==> run E: inputs <==
==> flow/design.v <==
parameter ADD     = 4'b0000;
parameter SUB     = 4'b0001;
parameter AND     = 4'b0010;
parameter OR      = 4'b0011;
parameter XOR     = 4'b0100;
parameter NOT     = 4'b0101;
parameter MOV     = 4'b0110;
parameter NOP     = 4'b0111;
parameter LOAD    = 4'b1000;
parameter STORE   = 4'b1001;
parameter LOAD_IM = 4'b1010;
parameter BRN_Z   = 4'b1011;
parameter BRN_N   = 4'b1100;
parameter BRN_O   = 4'b1101;
parameter BRN     = 4'b1110;
module ALU  #(parameter N = 8) (
    input logic clk, arstn, rst, en,
    input logic [2:0] OP, 
    input logic signed [N-1:0] A, 
    input logic signed [N-1:0] B, 
    output logic  [2:0] ONZ,
    output logic signed [N-1:0] Result 
);
logic [2:0] temp_ONZ;
logic signed [N-1:0] temp_result;
always_comb begin
    logic Overflow;
    Overflow = 1'b0;
    case (OP)
        3'b000: begin  
            {Overflow, temp_result} = A + B;
            temp_ONZ[2] = Overflow ^ temp_result[N-1];
            temp_ONZ[1] = temp_result[N-1];
            temp_ONZ[0] = &(~temp_result);
        end
        3'b001: begin  
            {Overflow, temp_result} = A - B;
            temp_ONZ[2] = Overflow ^ temp_result[N-1];
            temp_ONZ[1] = temp_result[N-1];
            temp_ONZ[0] = &(~temp_result);
        end
        3'b010: begin  
            temp_result = A & B;
            temp_ONZ[2] = 0;
            temp_ONZ[1] = temp_result[N-1];
            temp_ONZ[0] = &(~temp_result);
        end
        3'b011: begin  
            temp_result = A | B;
            temp_ONZ[2] = 0;
            temp_ONZ[1] = temp_result[N-1];
            temp_ONZ[0] = &(~temp_result);
        end
        3'b100 : begin  
            temp_result = A ^ B;
            temp_ONZ[2] = 0;
            temp_ONZ[1] = temp_result[N-1];
            temp_ONZ[0] = &(~temp_result);
            end
        3'b101 : begin  
            {Overflow, temp_result} = A + 1;
            temp_ONZ[2] = Overflow ^ temp_result[N-1];
            temp_ONZ[1] = temp_result[N-1];
            temp_ONZ[0] = &(~temp_result);
            end
        3'b110 : begin  
            temp_result = A;
            temp_ONZ[2] = 0;
            temp_ONZ[1] = temp_result[N-1];
            temp_ONZ[0] = &(~temp_result);      
            end
        3'b111 : begin  
            temp_result = B;
            temp_ONZ[2] = 0;
            temp_ONZ[1] = temp_result[N-1];
            temp_ONZ[0] = &(~temp_result);
            end
        default: begin
            temp_ONZ = 3'h0;
            temp_result = 0;
        end
    endcase
end
always_ff @(posedge clk or negedge arstn) begin
    if (!arstn) begin
        Result <= 0;
    end
    else begin
        Result <= temp_result;
    end
end
always_ff @(posedge clk or negedge arstn) begin
    if (!arstn) begin
        ONZ <= 0;
    end 
    else if (rst) begin
        ONZ <= 0;
    end 
    else if (en) begin
        ONZ <= temp_ONZ;
    end
end
endmodule
module RF  #(parameter N = 8, parameter addressBits = 2) ( 
    input logic clk,
    input logic rst_n,
    input logic selectDestinationA,
    input logic selectDestinationB,
    input logic [1:0] selectSource,
    input logic [addressBits-1:0] writeAddress,
    input logic write_en,
    input logic [addressBits-1:0] readAddressA,
    input logic [addressBits-1:0] readAddressB,
    input logic [N-1:0] A, 
    input logic [N-1:0] B, 
    input logic [N-1:0] C, 
    output logic [N-1:0] destination1A,
    output logic [N-1:0] destination2A,
    output logic [N-1:0] destination1B,
    output logic [N-1:0] destination2B
);
    logic [N-1:0] mem [(2**addressBits)-1:0];
    logic [N-1:0] sourceData;
    logic [N-1:0] readA, readB;
    always_ff @(posedge clk, negedge rst_n) begin
        if(!rst_n) begin
            for(int i = 0; i < 2**addressBits; i++) begin
                if (i == 1) begin
                    mem[i] <= -1;
                end else begin
                    mem[i] <= 0;
                end
            end
        end else begin
            for(int i = 0; i < 2**addressBits; i++) begin
                if(write_en && writeAddress == i) begin
                    mem[i] <= sourceData;
                end
            end
        end
    end
    always_comb begin
        case (selectSource)
            2'b00: sourceData = A;
            2'b01: sourceData = B;
            2'b10: sourceData = C;
            default: sourceData = 0;
        endcase
        readA = 0;
        readB = 0;
        for(int i = 0; i < 2**addressBits; i++) begin
            if(readAddressA == i) begin
                readA = mem[i];
            end
            if(readAddressB == i) begin
                readB = mem[i];
            end
        end
        if(selectDestinationA) begin
            destination1A = 0;
            destination2A = readA;
        end else begin
            destination1A = readA;
            destination2A = 0;
        end
        if(selectDestinationB) begin
            destination1B = 0;
            destination2B = readB;
        end else begin
            destination1B = readB;
            destination2B = 0;
        end
    end
endmodule
module FSM #(
  parameter M = 4,  
  parameter N = 4,  
  parameter P = 6   
) (
  input  logic clk,
  input  logic rst_n,
  output logic ov_warning,
  output logic [  1:0] select_source,
  output logic [M-1:0] write_address,
  output logic             write_en,
  output logic [M-1:0] read_address_A, read_address_B,
  output logic select_destination_A, select_destination_B,
  output logic [N-1:0] immediate_value,
  output logic [2:0] OP,
  output logic       s_rst,
  input  logic [2:0] ONZ,
  output logic enable,
  input  logic [4+2*M-1:0] instruction_in,
  output logic              en_read_instr,
  output logic [P-1:0] read_address_instr,
  output logic SRAM_readEnable,
  output logic SRAM_writeEnable
);
parameter ADD     = 4'b0000;
parameter SUB     = 4'b0001;
parameter AND     = 4'b0010;
parameter OR      = 4'b0011;
parameter XOR     = 4'b0100;
parameter NOT     = 4'b0101;
parameter MOV     = 4'b0110;
parameter NOP     = 4'b0111;
parameter LOAD    = 4'b1000;
parameter STORE   = 4'b1001;
parameter LOAD_IM = 4'b1010;
parameter BRN_Z   = 4'b1011;
parameter BRN_N   = 4'b1100;
parameter BRN_O   = 4'b1101;
parameter BRN     = 4'b1110;
enum logic [1:0] { idle = 2'b11, fetch = 2'b00, decode = 2'b01, execute= 2'b10} state, next;
logic [  P-1:0] PC     ;
logic [  P-1:0] PC_next;
logic           ov     ;
logic           ov_reg ;
logic [2*M-1:0] offset ;
logic [3:0]       instruction_code;
logic [M-1:0]     ra, rb;
logic [2:0]       ONZ_next, ONZ_reg;
logic [4+2*M-1:0] instruction_next, instruction_reg;
assign ov_warning = ov_reg;
always @(posedge clk, negedge rst_n) begin
  if (!rst_n) begin
    state <= idle;
  end else begin
    state <= next;
  end
end
always_comb begin
  case (state)
    idle:    next = ov_reg ? idle : fetch;
    fetch:   next = decode;
    decode:  next = execute;
    execute: next = ov ? idle : fetch;
    default: next = idle;
  endcase
end
always_comb begin
  instruction_code     = 0;
  read_address_instr   = PC;
  en_read_instr        = 0;
  enable               = 0;
  read_address_A       = 0;
  read_address_B       = 0;
  OP                   = 0;
  select_destination_A = 0;
  select_destination_B = 0;
  SRAM_readEnable      = 0;
  SRAM_writeEnable     = 0;
  select_source        = 0;
  immediate_value      = 0;
  write_address        = 0;
  write_en             = 0;
  s_rst                = 0;
  PC_next              = PC;
  ONZ_next             = 0;
  ov                   = ov_reg;
  offset               = 1;
  ra                   = 0;
  rb                   = 0;
  instruction_next     = instruction_reg;
  case (state)
    idle: begin
      select_source        = 2'b00;
      write_address        = 0;
      write_en             = 1'b0;
      read_address_A       = 0;    
      read_address_B       = 0;
      select_destination_A = 1'b0;
      select_destination_B = 1'b0;
      immediate_value      = 0;
      OP                   = 3'b000;
      s_rst                = 1'b0;
      enable               = 1'b0;
      en_read_instr        = 1'b0;
      read_address_instr   = PC;
      offset               = 1;
      SRAM_readEnable      = 1'b0;
      SRAM_writeEnable     = 1'b0;
    end
    fetch: begin
      select_source        = 2'b00;
      write_address        = 0;
      write_en             = 1'b0;
      read_address_A       = 0;    
      read_address_B       = 0;
      select_destination_A = 1'b0;
      select_destination_B = 1'b0;
      immediate_value      = 0;
      OP                   = 3'b000;
      s_rst                = 1'b0;
      enable               = 1'b0;
      en_read_instr        = 1'b1;
      read_address_instr   = PC;
    end
    decode: begin 
      ONZ_next         = ONZ;
      instruction_next = instruction_in;
      instruction_code = instruction_in[4+2*M-1:2*M];
      ra               = instruction_in[2*M-1 : M];
      rb               = instruction_in[M-1:0];
      case (instruction_code)
        ADD, SUB, AND, OR, XOR     : begin
          read_address_A       = ra;    
          read_address_B       = rb;
          OP                   = instruction_code[2:0];
          enable               = 1'b1;
        end
        NOT     : begin
          read_address_A       = 1;    
          read_address_B       = rb;
          OP                   = 3'b100;
          enable               = 1'b1;
        end
        MOV     : begin
          read_address_A       = ra;    
          read_address_B       = rb;
          OP                   = 3'b111;
          enable               = 1'b1;
        end
        NOP     : begin
        end
        LOAD    : begin
          read_address_A       = ra;    
          read_address_B       = rb;
          select_destination_A = 1'b1;
          select_destination_B = 1'b1;
          SRAM_readEnable      = 1'b1;
        end
        STORE   : begin
          read_address_A       = rb;    
          read_address_B       = ra;
          select_destination_A = 1'b1;
          select_destination_B = 1'b1;
          SRAM_writeEnable     = 1'b1;
        end
        LOAD_IM : begin
          select_source        = 2'b10;
          write_address        = ra;
          write_en             = 1'b1;
          immediate_value      = $signed(rb);
        end
        BRN_Z, BRN_N, BRN_O, BRN : begin
          s_rst                = 1'b1;
        end
      endcase
    end
    execute: begin
      instruction_code = instruction_reg[4+2*M-1:2*M];
      ra               = instruction_reg[2*M-1 : M];
      rb               = instruction_reg[M-1:0];
      case (instruction_code)
        ADD, SUB, AND, OR, XOR, NOT, MOV: begin
          select_source        = 2'b00;
          write_address        = ra;
          write_en             = 1'b1;
          enable               = 1'b0;
          {ov,PC_next}         = PC+1;          
        end
        NOP     : begin
          {ov,PC_next}         = PC+1; 
        end
        LOAD    : begin
          select_source        = 2'b01;
          write_address        = ra;
          write_en             = 1'b1;
          {ov,PC_next}         = PC+1;
        end
        STORE   : begin
          {ov,PC_next}         = PC+1;
        end
        LOAD_IM : begin
          {ov,PC_next}         = PC+1;
        end
        BRN_Z   : begin
          s_rst = 0;
          if(ONZ_reg[0] == 1) 
            offset  = {ra, rb};
          else 
            offset = 1;
          if (offset[2*M-1]==1) begin
            {ov,PC_next} = PC - offset[2*M-2:0];
          end else begin
            {ov,PC_next} = PC + offset[2*M-2:0];
          end
        end
        BRN_N : begin
          s_rst = 0;
          if(ONZ_reg[1] == 1) 
            offset  = {ra, rb};
          else 
            offset = 1;
          if (offset[2*M-1]==1) begin
            {ov,PC_next} = PC - offset[2*M-2:0];
          end else begin
            {ov,PC_next} = PC + offset[2*M-2:0];
          end
        end
        BRN_O   : begin
          s_rst = 0;
          if(ONZ_reg[2] == 1) 
            offset  = {ra, rb};
          else 
            offset = 1;
          if (offset[2*M-1]==1) begin
            {ov,PC_next} = PC - offset[2*M-2:0];
          end else begin
            {ov,PC_next} = PC + offset[2*M-2:0];
          end
        end
        BRN     : begin
          s_rst  = 0;
          offset = {ra, rb};
          if (offset[2*M-1]==1) begin
            {ov,PC_next} = PC - offset[2*M-2:0];
          end else begin
            {ov,PC_next} = PC + offset[2*M-2:0];
          end
        end
      endcase
    end
  endcase
end
always_ff @(posedge clk, negedge rst_n) begin
  if (!rst_n) begin
    instruction_reg <= 0;
    ONZ_reg         <= 0;
    ov_reg          <= 0;
    PC              <= 0;
  end else begin
    instruction_reg <= instruction_next;
    ONZ_reg         <= ONZ_next;
    ov_reg          <= ov;
    PC              <= PC_next;
  end
end
endmodule
module microprocessor #(parameter N = 8, ROM_addressBits = 6, RF_addressBits = 3) (
  input  logic                           clk             ,
  input  logic                           rst_n           ,
  input  logic [ 3+2*(RF_addressBits):0] ROM_data        ,
  input  logic [                  N-1:0] SRAM_data       ,
  output logic                           overflowPC      ,
  output logic                           ROM_readEnable  ,
  output logic                           SRAM_readEnable ,
  output logic                           SRAM_writeEnable,
  output logic [    ROM_addressBits-1:0] ROM_address     ,
  output logic [(2**RF_addressBits)-1:0] SRAM_address    ,
  output logic [                  N-1:0] SRAM_data_in
);
  logic RF_selectDestA, RF_selectDestB, RF_writeEnable;
  logic [1:0] RF_selectSource;
  logic [RF_addressBits-1:0] RF_writeAddress, RF_readAddressA, RF_readAddressB;
  logic [N-1:0] RF_AluRes, RF_Im, RF_destAluA, RF_destAluB;
  RF #(.N(N), .addressBits(RF_addressBits)) rf (
    clk,
    rst_n,
    RF_selectDestA,
    RF_selectDestB,
    RF_selectSource,
    RF_writeAddress,
    RF_writeEnable,
    RF_readAddressA,
    RF_readAddressB,
    RF_AluRes, SRAM_data, RF_Im,
    RF_destAluA, SRAM_data_in, RF_destAluB, SRAM_address);
  logic ALU_rst, ALU_en;
  logic [2:0] ALU_OP, ALU_ONZ;
  ALU #(N) alu (
    clk,
    rst_n,
    ALU_rst,
    ALU_en,
    ALU_OP,
    RF_destAluA,
    RF_destAluB,
    ALU_ONZ,
    RF_AluRes
  );
  FSM #(.N(N), .M(RF_addressBits), .P(ROM_addressBits)) fsm (
    clk,
    rst_n,
    overflowPC,
    RF_selectSource,
    RF_writeAddress,
    RF_writeEnable,
    RF_readAddressA,
    RF_readAddressB,
    RF_selectDestA,
    RF_selectDestB,
    RF_Im,
    ALU_OP,
    ALU_rst,
    ALU_ONZ,
    ALU_en,
    ROM_data,
    ROM_readEnable,
    ROM_address,
    SRAM_readEnable,
    SRAM_writeEnable
  );
endmodule
==> flow/run.sh <==
#!/bin/bash
# the make line also repeats each setting of config.mk as NAME=value (left out here)
make -C /OpenROAD-flow-scripts/flow DESIGN_CONFIG=/design/flow/config.mk WORK_HOME=/design/flow/orfs CLKGATE_MAP_FILE= finish
==> flow/config.mk <==
export PLATFORM = sky130hd
export DESIGN_NAME = microprocessor
export DESIGN_NICKNAME = microprocessor
export VERILOG_FILES = /design/flow/design.v
export SDC_FILE = /design/flow/constraint.sdc
export NUM_CORES = 4
export LEC_CHECK = 0
export ABC_AREA = 1
export CAP_MARGIN = 0
export CORE_MARGIN = 2
export CORE_UTILIZATION = 68
export CTS_CLUSTER_DIAMETER = 52
export CTS_CLUSTER_SIZE = 36
export SLEW_MARGIN = 20
==> flow/constraint.sdc <==
create_clock -name core_clock -period 4.0 [get_ports {clk}]
set_input_delay 0.8000 -clock core_clock [delete_from_list [all_inputs] [get_ports {clk}]]
set_output_delay 0.8000 -clock core_clock [all_outputs]
set_load 0.01 [all_outputs]
==> inputs of run B, as changes to run E <==
--- a/flow/config.mk
+++ b/flow/config.mk
@@ -7,8 +7,10 @@
 export LEC_CHECK = 0
 export ABC_AREA = 1
-export CAP_MARGIN = 0
+export CAP_MARGIN = 20
+export CELL_PAD_IN_SITES_DETAIL_PLACEMENT = 0
 export CORE_MARGIN = 2
-export CORE_UTILIZATION = 68
-export CTS_CLUSTER_DIAMETER = 52
-export CTS_CLUSTER_SIZE = 36
+export CORE_UTILIZATION = 72
+export CTS_CLUSTER_DIAMETER = 207
+export CTS_CLUSTER_SIZE = 14
+export PLACE_DENSITY_LB_ADDON = 0.13
 export SLEW_MARGIN = 20
==> flow/constraint.sdc (replaced) <==
create_clock -name core_clock -period 4.9 [get_ports {clk}]
set_input_delay 0.9800 -clock core_clock [delete_from_list [all_inputs] [get_ports {clk}]]
set_output_delay 0.9800 -clock core_clock [all_outputs]
set_load 0.01 [all_outputs]
==> comparison <==
Run E did not get past 5_1_grt on GRT-0232. Run B completed with no timing, DRC or antenna violations. Area after synthesis is the same in run E and run B. Synthesized cell count is the same in run B and run E. Against run E, the die size of run B is lower by about 5.4%.
==> figures <==
quantity                                                                 run E                    run B
Result of the run                                    aborted with a tool error  complete, no violations
Stage where the flow stopped                                           5_1_grt                        -
Xor and xnor area share after synthesis                                 0.0313                   0.0313
Number of gates resized after cts                                           94                       13
Die H                                                              115 microns              112 microns
Mux share                                                                    0                        0
X dimension of the die                                             115 microns              112 microns
Placer Congestion                                                         1.04                     1.07
Placed standard-cell area                                          10300 sq um               9750 sq um
Post-Synthesis Net Count                                                  1281                     1281
Area of the core                                                   12000 sq um              11400 sq um
Worst-case setup slack after placement                                -1080 ps                  -366 ps
Starting Density                                                         0.698                    0.737
Half-perimeter wire length after detailed placement                    21.4 mm                  20.4 mm
Number of instances in the synthesized netlist                            1202                     1202
Chip footprint                                                     13200 sq um              12500 sq um
Standard-cell row count                                                     40                       39
Placed Instances                                                          1549                     1484
Post-CTS Setup Repair Bufs                                                  22                        0
